## apollo_top
module apollo_top(
	input clk,
   input rst_n,
	input rs232_rx,	 
	output rs232_tx,	 
	input[7:0] in_ad_data,
	output out_ad_clk,
	output Sftclk,
	output Lchclk,
	output SDout,
	output test1,
	output test2
    );
wire[7:0] tx_in;
wire tx_write;
wire[7:0] rx_out;
wire rx_over;
my_uart	uart(	.clk(clk),
					.rst_n(rst_n),
					.rs232_rx(rs232_rx),
					.rs232_tx(rs232_tx),
					.tx_in(tx_in),
					.tx_write(tx_write),
					.rx_out(rx_out),
					.rx_over(rx_over)
					);
wire[7:0] recv_in;
wire recv_write;
wire recv_en;
wire recv_rst;
wire [7:0] scode;
wire scode_rdy;
wire [7:0] level;
controller controller(	.clk(clk),
								.rst_n(rst_n),
								.rx_out(rx_out),
								.rx_over(rx_over),
								.recv_in(recv_in),
								.recv_write(recv_write),
								.tx_in(tx_in),
								.tx_write(tx_write),
								.recv_ce(recv_en),
								.recv_rst(recv_rst),
								.scode(scode),
								.scode_rdy(scode_rdy),
								.level(level)
								);
segment_driver segment(	.clk(clk),
								.rst_n(rst_n),
								.bin({2'b00, scode}),
								.refresh(scode_rdy),
								.Sftclk(Sftclk),
								.Lchclk(Lchclk),
								.SDout(SDout));
wire[7:0] ad_data_in;
wire ad_data_rdy;
wire recv_rst_n = rst_n & recv_rst;
  ...
Size: ~6800 cells after synthesis, about 1400 flip-flops, ~58000 um^2 of cells after synthesis.
==> flow/config.mk <==
export PLATFORM = sky130hd
export DESIGN_NAME = apollo_top
export DESIGN_NICKNAME = apollo_top
export VERILOG_FILES = /design/flow/design.v
export SDC_FILE = /design/flow/constraint.sdc
export NUM_CORES = 4
export LEC_CHECK = 0
export ABC_AREA = 1
export CAP_MARGIN = 0
export CORE_ASPECT_RATIO = 0.72
export CORE_MARGIN = 2
export CORE_UTILIZATION = 72
export CTS_CLUSTER_DIAMETER = 360
export CTS_CLUSTER_SIZE = 15
export HOLD_SLACK_MARGIN = 0.3
export PLACE_DENSITY_LB_ADDON = 0.17
export SETUP_SLACK_MARGIN = 1.31
export SLEW_MARGIN = 20
export TNS_END_PERCENT = 5
==> flow/constraint.sdc <==
create_clock -name core_clock -period 4.4 [get_ports {clk}]
set_input_delay 0.8800 -clock core_clock [delete_from_list [all_inputs] [get_ports {clk}]]
set_output_delay 0.8800 -clock core_clock [all_outputs]
set_load 0.01 [all_outputs]
run.sh (not shown) runs the stock make flow with config.mk's settings and CLKGATE_MAP_FILE=.
Rerun with:
Settings changed: ABC_AREA 1 to not set, CAP_MARGIN 0 to 20, CORE_ASPECT_RATIO 0.72 to not set, CORE_UTILIZATION 72 to 40, CTS_CLUSTER_DIAMETER 360 to not set, CTS_CLUSTER_SIZE 15 to not set, HOLD_SLACK_MARGIN 0.3 to not set, PLACE_DENSITY set to 0.6, PLACE_DENSITY_LB_ADDON 0.17 to not set, SETUP_SLACK_MARGIN 1.31 to not set, TNS_END_PERCENT 5 to not set.
Clock period 4.4 ns to 20.0 ns, I/O delays scaled along.
Result:
- The changed run finished clean
- sequential share of layout area came out lower by 1.5 points
- final area increases by 2.7%
- hold slack improves by 26 ps
Rerun with:
Clock period 20.0 ns to 7.88 ns, I/O delays scaled along.
Effect: Clock-buffer cell count rises by 7; cell area rises by 0.34%; synthesized area stays the same.
Rerun with:
Settings changed: CORE_UTILIZATION 40 to 67.
Wire length falls by a few percent.
Cell area fell slightly.
Fmax grows slightly.
Final cell count is lower by roughly a tenth.

========
apollo_top again, from the RTL that the note above started with.
==> flow/config.mk <==
export PLATFORM = sky130hd
export DESIGN_NAME = apollo_top
export DESIGN_NICKNAME = apollo_top
export VERILOG_FILES = /design/flow/design.v
export SDC_FILE = /design/flow/constraint.sdc
export NUM_CORES = 4
export LEC_CHECK = 0
export CAP_MARGIN = 20
export CORE_MARGIN = 2
export CORE_UTILIZATION = 72
export SETUP_SLACK_MARGIN = 2.64
export SLEW_MARGIN = 20
==> flow/constraint.sdc <==
create_clock -name core_clock -period 9.23 [get_ports {clk}]
set_input_delay 1.8460 -clock core_clock [delete_from_list [all_inputs] [get_ports {clk}]]
set_output_delay 1.8460 -clock core_clock [all_outputs]
set_load 0.01 [all_outputs]
Change:
--- a/flow/config.mk
+++ b/flow/config.mk
@@ -6,7 +6,8 @@
 export NUM_CORES = 4
 export LEC_CHECK = 0
+export ABC_AREA = 1
 export CAP_MARGIN = 20
 export CORE_MARGIN = 2
 export CORE_UTILIZATION = 72
-export SETUP_SLACK_MARGIN = 2.64
+export PLACE_DENSITY_LB_ADDON = 0.28
 export SLEW_MARGIN = 20
==> flow/constraint.sdc (replaced) <==
create_clock -name core_clock -period 16.0 [get_ports {clk}]
set_input_delay 3.2000 -clock core_clock [delete_from_list [all_inputs] [get_ports {clk}]]
set_output_delay 3.2000 -clock core_clock [all_outputs]
set_load 0.01 [all_outputs]
Cell count rose by 42%. Critical path depth came out higher by 5. Clock-buffer cell count rises by 3. Wire length rose by 26%. Worst setup slack improves by 5800 ps. Die size came out higher by 2.0%. Design area increases by 1.3%.
Change:
--- a/flow/config.mk
+++ b/flow/config.mk
@@ -6,8 +6,8 @@
 export NUM_CORES = 4
 export LEC_CHECK = 0
-export ABC_AREA = 1
 export CAP_MARGIN = 20
 export CORE_MARGIN = 2
 export CORE_UTILIZATION = 72
-export PLACE_DENSITY_LB_ADDON = 0.28
+export PLACE_DENSITY_LB_ADDON = 0.0
+export SETUP_SLACK_MARGIN = 1.15
 export SLEW_MARGIN = 20
==> flow/constraint.sdc (replaced) <==
create_clock -name core_clock -period 4.45 [get_ports {clk}]
set_input_delay 0.8900 -clock core_clock [delete_from_list [all_inputs] [get_ports {clk}]]
set_output_delay 0.8900 -clock core_clock [all_outputs]
set_load 0.01 [all_outputs]
What happened: Synthesized cell count goes down by 35%; global-route usage fell by 4.8 points; setup slack gets worse by 8900 ps; cell count is lower by 29%.

========
== run A ==
Starting RTL as in the previous note.
==> flow/config.mk <==
export PLATFORM = sky130hd
export DESIGN_NAME = apollo_top
export DESIGN_NICKNAME = apollo_top
export VERILOG_FILES = /design/flow/design.v
export SDC_FILE = /design/flow/constraint.sdc
export NUM_CORES = 4
export LEC_CHECK = 0
export CAP_MARGIN = 20
export CORE_MARGIN = 2
export CORE_UTILIZATION = 72
export CTS_CLUSTER_DIAMETER = 29
export CTS_CLUSTER_SIZE = 57
export HOLD_SLACK_MARGIN = 0.29
export PLACE_DENSITY_LB_ADDON = 0.0
export SETUP_SLACK_MARGIN = 1.33
export SLEW_MARGIN = 20
==> flow/constraint.sdc <==
create_clock -name core_clock -period 4.48 [get_ports {clk}]
set_input_delay 0.8960 -clock core_clock [delete_from_list [all_inputs] [get_ports {clk}]]
set_output_delay 0.8960 -clock core_clock [all_outputs]
set_load 0.01 [all_outputs]
Run A reached the final stage; the timing, design-rule and antenna checks on its layout passed.
Changes in run B relative to run A:
==> flow/config.mk <==
export PLATFORM = sky130hd
export DESIGN_NAME = apollo_top
export DESIGN_NICKNAME = apollo_top
export VERILOG_FILES = /design/flow/design.v
export SDC_FILE = /design/flow/constraint.sdc
export NUM_CORES = 4
export LEC_CHECK = 0
export CAP_MARGIN = 20
export CORE_MARGIN = 2
export CORE_UTILIZATION = 72
export CTS_CLUSTER_SIZE = 51
export PLACE_DENSITY_LB_ADDON = 0.0
export SETUP_SLACK_MARGIN = 1.31
export SLEW_MARGIN = 20
==> flow/constraint.sdc <==
create_clock -name core_clock -period 4.41 [get_ports {clk}]
set_input_delay 0.8820 -clock core_clock [delete_from_list [all_inputs] [get_ports {clk}]]
set_output_delay 0.8820 -clock core_clock [all_outputs]
set_load 0.01 [all_outputs]
--- outcome ---
Run A -> run B: synthesized cell area delta 0, exact match
Sort run A and run B by critical path buffer and inverter count, descending, and run B comes first.
Against run A, the final cell area of run B is lower.
Largest net degree at the start of global routing in run B is about 20% below run A.
Run B vs run A — count of clock-buffer cells in the layout dropped by more than a quarter
Inputs modified between run B and run C:
-- flow/config.mk --
<<< run B, line 8
export CAP_MARGIN = 20
export CORE_MARGIN = 2
export CORE_UTILIZATION = 72
export CTS_CLUSTER_SIZE = 51
export PLACE_DENSITY_LB_ADDON = 0.0
export SETUP_SLACK_MARGIN = 1.31
export SLEW_MARGIN = 20
>>> run C, line 8
export CAP_MARGIN = 20
export CORE_MARGIN = 2
export CORE_UTILIZATION = 68
export SLEW_MARGIN = 20
==> flow/constraint.sdc <==
create_clock -name core_clock -period 7.86 [get_ports {clk}]
set_input_delay 1.5720 -clock core_clock [delete_from_list [all_inputs] [get_ports {clk}]]
set_output_delay 1.5720 -clock core_clock [all_outputs]
set_load 0.01 [all_outputs]
==> comparison <==
Run C — clock network fraction of total power 0.7 points lower, run B as reference. Vias: run C below run B. Looking at global-route wire length before repair across both flows, run C is the stronger of the two, with run B trailing. Compared with run B, run C shows a lower multi-input logic area. Routed wire length, run C vs run B: down by a few percent. On count of inserted antenna diode cells, run B and run C are neck and neck. Sequential share of layout area (higher): run C. Final area improves in run C relative to run B. Looking only at part of the cycle the worst path needs, and setting everything else aside, the higher value of run B and run C goes to run B. On combinational power share, run B tracks run C almost exactly. Of run C and run B, it is run C that has the lower count of buffering cells on the critical path with inverters included. Looking at the reports, run C completed the entire flow and the layout it produced met the timing, design-rule and antenna checks.
Inputs modified between run C and run D:
-- flow/config.mk --
<<< run C, line 8
export CAP_MARGIN = 20
export CORE_MARGIN = 2
export CORE_UTILIZATION = 68
export SLEW_MARGIN = 20
>>> run D, line 8
export CAP_MARGIN = 20
export CORE_MARGIN = 2
export CORE_UTILIZATION = 72
export PLACE_DENSITY_LB_ADDON = 0.0
export SETUP_SLACK_MARGIN = 1.33
export SLEW_MARGIN = 20
==> flow/constraint.sdc <==
create_clock -name core_clock -period 4.48 [get_ports {clk}]
set_input_delay 0.8960 -clock core_clock [delete_from_list [all_inputs] [get_ports {clk}]]
set_output_delay 0.8960 -clock core_clock [all_outputs]
set_load 0.01 [all_outputs]
Findings:
Synthesis area per yosys: run C vs run D identical. Run D vs run C — switching fraction of total power rose 0.42 points. The higher sequential share of layout area of run C and run D is in run C. From run D to run C, area after synthesis did not move at all.
The inputs of run E differ from those of run D as listed below.
-- flow/config.mk --
<<< run D, line 8
export CAP_MARGIN = 20
export CORE_MARGIN = 2
export CORE_UTILIZATION = 72
export PLACE_DENSITY_LB_ADDON = 0.0
export SETUP_SLACK_MARGIN = 1.33
export SLEW_MARGIN = 20
>>> run E, line 8
export CAP_MARGIN = 20
export CORE_MARGIN = 2
export CORE_UTILIZATION = 70
export SETUP_SLACK_MARGIN = 1.14
export SLEW_MARGIN = 20
Results
Filler-free cell count of the finished design across run E and run D: no real change.
Re largest driver fanout on the critical path: run E is 1 down on run D.
The higher share of total power in the clock network came out of run D.
Wire length on met3: run E and run D compared, higher one is run D
Relative to run D, signed area change from the synthesized netlist to the final layout has decreased by 0.74 points in run E.
Changes in run F relative to run E:
-- flow/config.mk --
<<< run E, line 8
export CAP_MARGIN = 20
export CORE_MARGIN = 2
export CORE_UTILIZATION = 70
export SETUP_SLACK_MARGIN = 1.14
export SLEW_MARGIN = 20
>>> run F, line 8
export CAP_MARGIN = 20
export CORE_MARGIN = 2
export CORE_UTILIZATION = 65
export SETUP_SLACK_MARGIN = 3.87
export SLEW_MARGIN = 20
==> flow/constraint.sdc <==
create_clock -name core_clock -period 14.1 [get_ports {clk}]
set_input_delay 2.8200 -clock core_clock [delete_from_list [all_inputs] [get_ports {clk}]]
set_output_delay 2.8200 -clock core_clock [all_outputs]
set_load 0.01 [all_outputs]
Run F | status: complete | timing, DRC, antenna: pass
Data arrival time of the critical path for run F: 0.48 ns up relative to run E
In run F, depth of the critical timing path with buffers and inverters included is lower than in run E.
A timing startpoint of the critical path of controller.level_r[1] is what run E shows, while controller.level_r[5] belongs to run F.
Changes observed in run F relative to run E: global-route wire length before repair went down, final worst-path cycle share went down, cell area after placement did not really move, global-route track usage on met1 went down.
Power and IR drop assume default switching activity.
